Design badicecream, start of the top module:
module badicecream(input         Clk,                 
                             Reset,               
                             frame_clk,           
                input [10:0]   DrawX, DrawY ,    
				input [15:0]   keycode,				  
               	output logic is_BI	,			 
				output logic [10:0] BI_X, BI_Y,
				input logic up_wall, down_wall , left_wall, right_wall,
				output logic [10:0] BI_X_Pos, BI_Y_Pos,
				output logic [5:0] BI_BlkX_Pos, BI_BlkY_Pos
              );
	enum logic[2:0] { 
					 right=3'b000, 
					 left=3'b001,
					 up=3'b010,
					 down=3'b011,
					 Halted=3'b100} Dir, Dir_in, Dir_delayed, Dir_delayed_in;
    parameter [10:0] BI_X_Corner = 11'd64;   
    parameter [10:0] BI_Y_Corner = 11'd95;   
    parameter [5:0] BI_Blk_X_Corner = 6'd1;   
    parameter [5:0] BI_Blk_Y_Corner = 6'd1;   
    parameter [10:0] BI_X_Step = 10'd1;       
    parameter [10:0] BI_Y_Step = 10'd1;       
    parameter  BI_sizeX = 6'd32;         
	parameter  BI_sizeY = 6'd48;
	logic [5:0] frame_counter, per_frame_counter;   
	logic [5:0] frame_counter_in, per_frame_counter_in;
	logic [5:0] pace_counter, pace_counter_in;
  ...
clock: 4.35 ns
lec_check: 0
abc_area: 1
cap_margin: 20
core_margin: 2
core_utilization: 59
cts_cluster_diameter: 371
cts_cluster_size: 100
setup_slack_margin: 0.2
slew_margin: 20
run.sh (not shown) runs the stock make flow with config.mk's settings and CLKGATE_MAP_FILE=.
The starting point produced a layout that fails on negative setup slack.
Rerun with:
--- a/flow/config.mk
+++ b/flow/config.mk
@@ -6,10 +6,7 @@
 export NUM_CORES = 4
 export LEC_CHECK = 0
-export ABC_AREA = 1
 export CAP_MARGIN = 20
 export CORE_MARGIN = 2
-export CORE_UTILIZATION = 59
-export CTS_CLUSTER_DIAMETER = 371
-export CTS_CLUSTER_SIZE = 100
+export CORE_UTILIZATION = 28
 export SETUP_SLACK_MARGIN = 0.2
 export SLEW_MARGIN = 20
==> flow/constraint.sdc (replaced) <==
create_clock -name core_clock -period 8.15 [get_ports {Clk}]
set_input_delay 1.6300 -clock core_clock [delete_from_list [all_inputs] [get_ports {Clk}]]
set_output_delay 1.6300 -clock core_clock [all_outputs]
set_load 0.01 [all_outputs]
After rerunning: This time the run completed with no timing, DRC or antenna violations. Synthesized area fell by 6.1%. Design area went down by 15%. Sequential share of layout area went up by 2.6 points. Global-route usage came out lower by 26 points. Flip-flop count is unchanged. Count of clock-buffer cells in the layout came out higher by 4. Non-clock buffer count came out lower by 135. Routed wire length drops by 48%. Power is lower by 46%. Via count falls by 37%. Die area climbs by 94%.
Rerun with:
--- a/flow/config.mk
+++ b/flow/config.mk
@@ -6,7 +6,9 @@
 export NUM_CORES = 4
 export LEC_CHECK = 0
+export ABC_AREA = 1
 export CAP_MARGIN = 20
 export CORE_MARGIN = 2
-export CORE_UTILIZATION = 28
+export CORE_UTILIZATION = 72
+export CTS_CLUSTER_SIZE = 100
 export SETUP_SLACK_MARGIN = 0.2
 export SLEW_MARGIN = 20
==> flow/constraint.sdc (replaced) <==
create_clock -name core_clock -period 6.28 [get_ports {Clk}]
set_input_delay 1.2560 -clock core_clock [delete_from_list [all_inputs] [get_ports {Clk}]]
set_output_delay 1.2560 -clock core_clock [all_outputs]
set_load 0.01 [all_outputs]
Effect: The changed run stopped in clock tree synthesis (4_1_cts), error DPL-0038. Synthesized cell count came out higher by about 30%. Die size goes down by about 60%. Synthesized area went up by 6.5%.
Rerun with:
--- a/flow/config.mk
+++ b/flow/config.mk
@@ -9,6 +9,5 @@
 export CAP_MARGIN = 20
 export CORE_MARGIN = 2
-export CORE_UTILIZATION = 72
-export CTS_CLUSTER_SIZE = 100
+export CORE_UTILIZATION = 62
 export SETUP_SLACK_MARGIN = 0.2
 export SLEW_MARGIN = 20
==> flow/constraint.sdc (replaced) <==
create_clock -name core_clock -period 4.29 [get_ports {Clk}]
set_input_delay 0.8580 -clock core_clock [delete_from_list [all_inputs] [get_ports {Clk}]]
set_output_delay 0.8580 -clock core_clock [all_outputs]
set_load 0.01 [all_outputs]
Effect: The new run produced a layout that fails on negative setup slack; synthesized area does not change; synthesized cell count does not change; die area goes up by 15%.


The RTL this note starts from:
==> flow/design.v <==
module badicecream(input         Clk,                 
                             Reset,               
                             frame_clk,           
                input [10:0]   DrawX, DrawY ,    
				input [15:0]   keycode,				  
               	output logic is_BI	,			 
				output logic [10:0] BI_X, BI_Y,
				input logic up_wall, down_wall , left_wall, right_wall,
				output logic [10:0] BI_X_Pos, BI_Y_Pos,
				output logic [5:0] BI_BlkX_Pos, BI_BlkY_Pos
              );
	enum logic[2:0] { 
					 right=3'b000, 
					 left=3'b001,
					 up=3'b010,
					 down=3'b011,
					 Halted=3'b100} Dir, Dir_in, Dir_delayed, Dir_delayed_in;
    parameter [10:0] BI_X_Corner = 11'd64;   
    parameter [10:0] BI_Y_Corner = 11'd95;   
    parameter [5:0] BI_Blk_X_Corner = 6'd1;   
    parameter [5:0] BI_Blk_Y_Corner = 6'd1;   
    parameter [10:0] BI_X_Step = 10'd1;       
    parameter [10:0] BI_Y_Step = 10'd1;       
    parameter  BI_sizeX = 6'd32;         
	parameter  BI_sizeY = 6'd48;
	logic [5:0] frame_counter, per_frame_counter;   
	logic [5:0] frame_counter_in, per_frame_counter_in;
	logic [5:0] pace_counter, pace_counter_in;
    logic [10:0] BI_X_Motion, BI_Y_Motion;
    logic [10:0] BI_X_Pos_in, BI_X_Motion_in, BI_Y_Pos_in, BI_Y_Motion_in;
	logic [5:0] BI_BlkX_Pos_in, BI_BlkY_Pos_in;
	logic [2:0] health;
	assign health = 3'd1;    
    logic frame_clk_delayed, frame_clk_rising_edge;
   always_ff @ (posedge Clk) 
	begin
        frame_clk_delayed <= frame_clk;
        frame_clk_rising_edge <= (frame_clk == 1'b1) && (frame_clk_delayed == 1'b0);
		if (Reset)
		begin
			frame_counter <= 6'b0;
			per_frame_counter <= 6'b0;
		end
		else
		begin
			frame_counter <= frame_counter_in;
			per_frame_counter <=  per_frame_counter_in;
		end
    end
	always_comb
	begin
		frame_counter_in = frame_counter;
		per_frame_counter_in = per_frame_counter;
		if (frame_clk_rising_edge)    
		begin
		per_frame_counter_in = per_frame_counter+6'b1;
		if((per_frame_counter) == 6'b000111)  
			begin
				per_frame_counter_in=6'b0;
				frame_counter_in = frame_counter+6'b1;
				if((frame_counter ) == 6'b100)  
				begin
					frame_counter_in=6'b0;
				end
			end
		end
	end
    always_ff @ (posedge Clk)
    begin
        if (Reset)
        begin
            BI_X_Pos <= BI_X_Corner;
            BI_Y_Pos <= BI_Y_Corner;
			BI_BlkX_Pos <= BI_Blk_X_Corner;
			BI_BlkY_Pos <= BI_Blk_Y_Corner;
            BI_X_Motion <= 10'd0;
            BI_Y_Motion <= 10'd0;
			pace_counter <= 6'd0;
				Dir <= Halted;
				Dir_delayed <= down;
        end
        else
        begin
			pace_counter <= pace_counter_in;
            BI_X_Pos <= BI_X_Pos_in;
            BI_Y_Pos <= BI_Y_Pos_in;
            BI_X_Motion <= BI_X_Motion_in;
            BI_Y_Motion <= BI_Y_Motion_in;
			BI_BlkX_Pos <= BI_BlkX_Pos_in;
			BI_BlkY_Pos <= BI_BlkY_Pos_in;
			Dir <= Dir_in;
			Dir_delayed <= Dir_delayed_in;
        end
    end
    always_comb
    begin
		pace_counter_in = pace_counter;
        BI_X_Pos_in = BI_X_Pos;
        BI_Y_Pos_in = BI_Y_Pos;
		BI_X_Motion_in = BI_X_Motion;
		BI_Y_Motion_in = BI_Y_Motion;
        BI_BlkX_Pos_in = BI_BlkX_Pos;    
        BI_BlkY_Pos_in = BI_BlkY_Pos;
		Dir_in = Dir;
		Dir_delayed_in = Dir_delayed;
		if(health != 0)
		begin
			if (frame_clk_rising_edge)
			begin
            	BI_X_Pos_in = BI_X_Pos + BI_X_Motion_in;
            	BI_Y_Pos_in = BI_Y_Pos + BI_Y_Motion_in;
				if (Dir == Halted)  
				begin
					if ((keycode[7:0] == 8'd26) || ((keycode[15:8] == 8'd26 )))  
					begin
						Dir_delayed_in = up;
						if(up_wall)
						begin
							BI_Y_Motion_in = 0;
							BI_X_Motion_in = 0;
							Dir_in = Halted;
						end
						else
						begin
							BI_Y_Motion_in = -BI_Y_Step;
							BI_X_Motion_in = 0;
							Dir_in = up;	
						end
					end
					else if (((keycode[7:0] == 8'd4) || keycode[15:8] == 8'd4 ))  
						begin
							Dir_delayed_in = left;
							if (left_wall)			
							begin
								BI_X_Motion_in = 0;
								BI_Y_Motion_in = 0;
								Dir_in = Halted;
							end
							else
							begin
								BI_Y_Motion_in = 0;
								BI_X_Motion_in = -BI_X_Step;
								Dir_in = left;
							end
						end
					else if((keycode[7:0] == 8'd22) || ((keycode[15:8] == 8'd22 )))  
						begin
							Dir_delayed_in = down;
							if (down_wall) 
							begin
								BI_Y_Motion_in = 0;
								BI_X_Motion_in = 0;
							Dir_in = Halted;
							end
							else
							begin
								BI_Y_Motion_in = BI_Y_Step;
								BI_X_Motion_in = 0;
								Dir_in = down;
							end
						end
					else if (((keycode[7:0]) == 8'd7) || ((keycode[15:8]) == 8'd7))  
						begin
							Dir_delayed_in = right;
							if(right_wall) 
							begin
								BI_X_Motion_in = 0;
								BI_Y_Motion_in = 0;
								Dir_in = Halted;
							end
							else
							begin
								BI_Y_Motion_in = 0;
								BI_X_Motion_in = BI_X_Step;
								Dir_in = right;	
							end
						end
					else
						begin              
						end
				end
				else  
				begin
					pace_counter_in = pace_counter + 6'd1;
					if(pace_counter == 6'd31)
					begin
						pace_counter_in = 6'd0;
						case(Dir)
							left:
							begin
								BI_BlkX_Pos_in = BI_BlkX_Pos -1;
							end
							right:
							begin
								BI_BlkX_Pos_in = BI_BlkX_Pos +1;
							end
							up:
							begin
								BI_BlkY_Pos_in = BI_BlkY_Pos -1;
							end
							down:
							begin
								BI_BlkY_Pos_in = BI_BlkY_Pos +1;
							end
							default:
							begin
								BI_BlkY_Pos_in = 0;  
							end
						endcase
						Dir_in = Halted;
						BI_Y_Motion_in = 0;
						BI_X_Motion_in = 0;						
					end
				end
			end
        end
    end
    int DistX, DistY, Size;
    assign DistX = DrawX - BI_X_Pos;
    assign DistY = DrawY - BI_Y_Pos;
    always_comb begin
		   if (DistX < BI_sizeX && DistX >= 0 && DistY<=0 && -DistY < BI_sizeY)
		  begin
        is_BI = 1'b1;
				BI_X = DrawX - BI_X_Pos+({5'b0, frame_counter}*32);
				BI_Y = DrawY - BI_Y_Pos+BI_sizeY-1+ Dir_delayed_in*48;
		  end
        else
		  begin
        is_BI = 1'b0;
				BI_X = 0;
				BI_Y = 0;
        end
    end
endmodule
clock: 3.53 ns
lec_check: 0
abc_area: 1
cap_margin: 20
core_margin: 2
core_utilization: 72
cts_cluster_diameter: 372
cts_cluster_size: 98
place_density: 0.4
setup_slack_margin: 0.74
slew_margin: 20
The baseline failed in 3_5_place_dp.
Change:
==> flow/config.mk (replaced) <==
export PLATFORM = sky130hd
export DESIGN_NAME = badicecream
export DESIGN_NICKNAME = badicecream
export VERILOG_FILES = /design/flow/design.v
export SDC_FILE = /design/flow/constraint.sdc
export NUM_CORES = 4
export LEC_CHECK = 0
export CAP_MARGIN = 20
export CORE_MARGIN = 2
export CORE_UTILIZATION = 40
export SETUP_SLACK_MARGIN = 0.2
export SLEW_MARGIN = 20
==> flow/constraint.sdc (replaced) <==
create_clock -name core_clock -period 7.72 [get_ports {Clk}]
set_input_delay 1.5440 -clock core_clock [delete_from_list [all_inputs] [get_ports {Clk}]]
set_output_delay 1.5440 -clock core_clock [all_outputs]
set_load 0.01 [all_outputs]
Effect: This time the run completed without violations. Die size rises by 66%. Synthesized cell count falls by 22%. Area after synthesis falls by about 6%.
Change:
==> flow/constraint.sdc (replaced) <==
create_clock -name core_clock -period 8.0 [get_ports {Clk}]
set_input_delay 1.6000 -clock core_clock [delete_from_list [all_inputs] [get_ports {Clk}]]
set_output_delay 1.6000 -clock core_clock [all_outputs]
set_load 0.01 [all_outputs]
The new run finished clean; setup slack got worse by 0.020 ns; design area grows by 1.9%; final cell count came out higher by 1.2%; die area is unchanged; utilization is higher by 1.0 points; power climbs by 6.9%; area after synthesis is unchanged; synthesized cell count is unchanged; clock-buffer cell count grows by 1; via count grows by 0.77%.
Power and IR drop assume default switching activity.
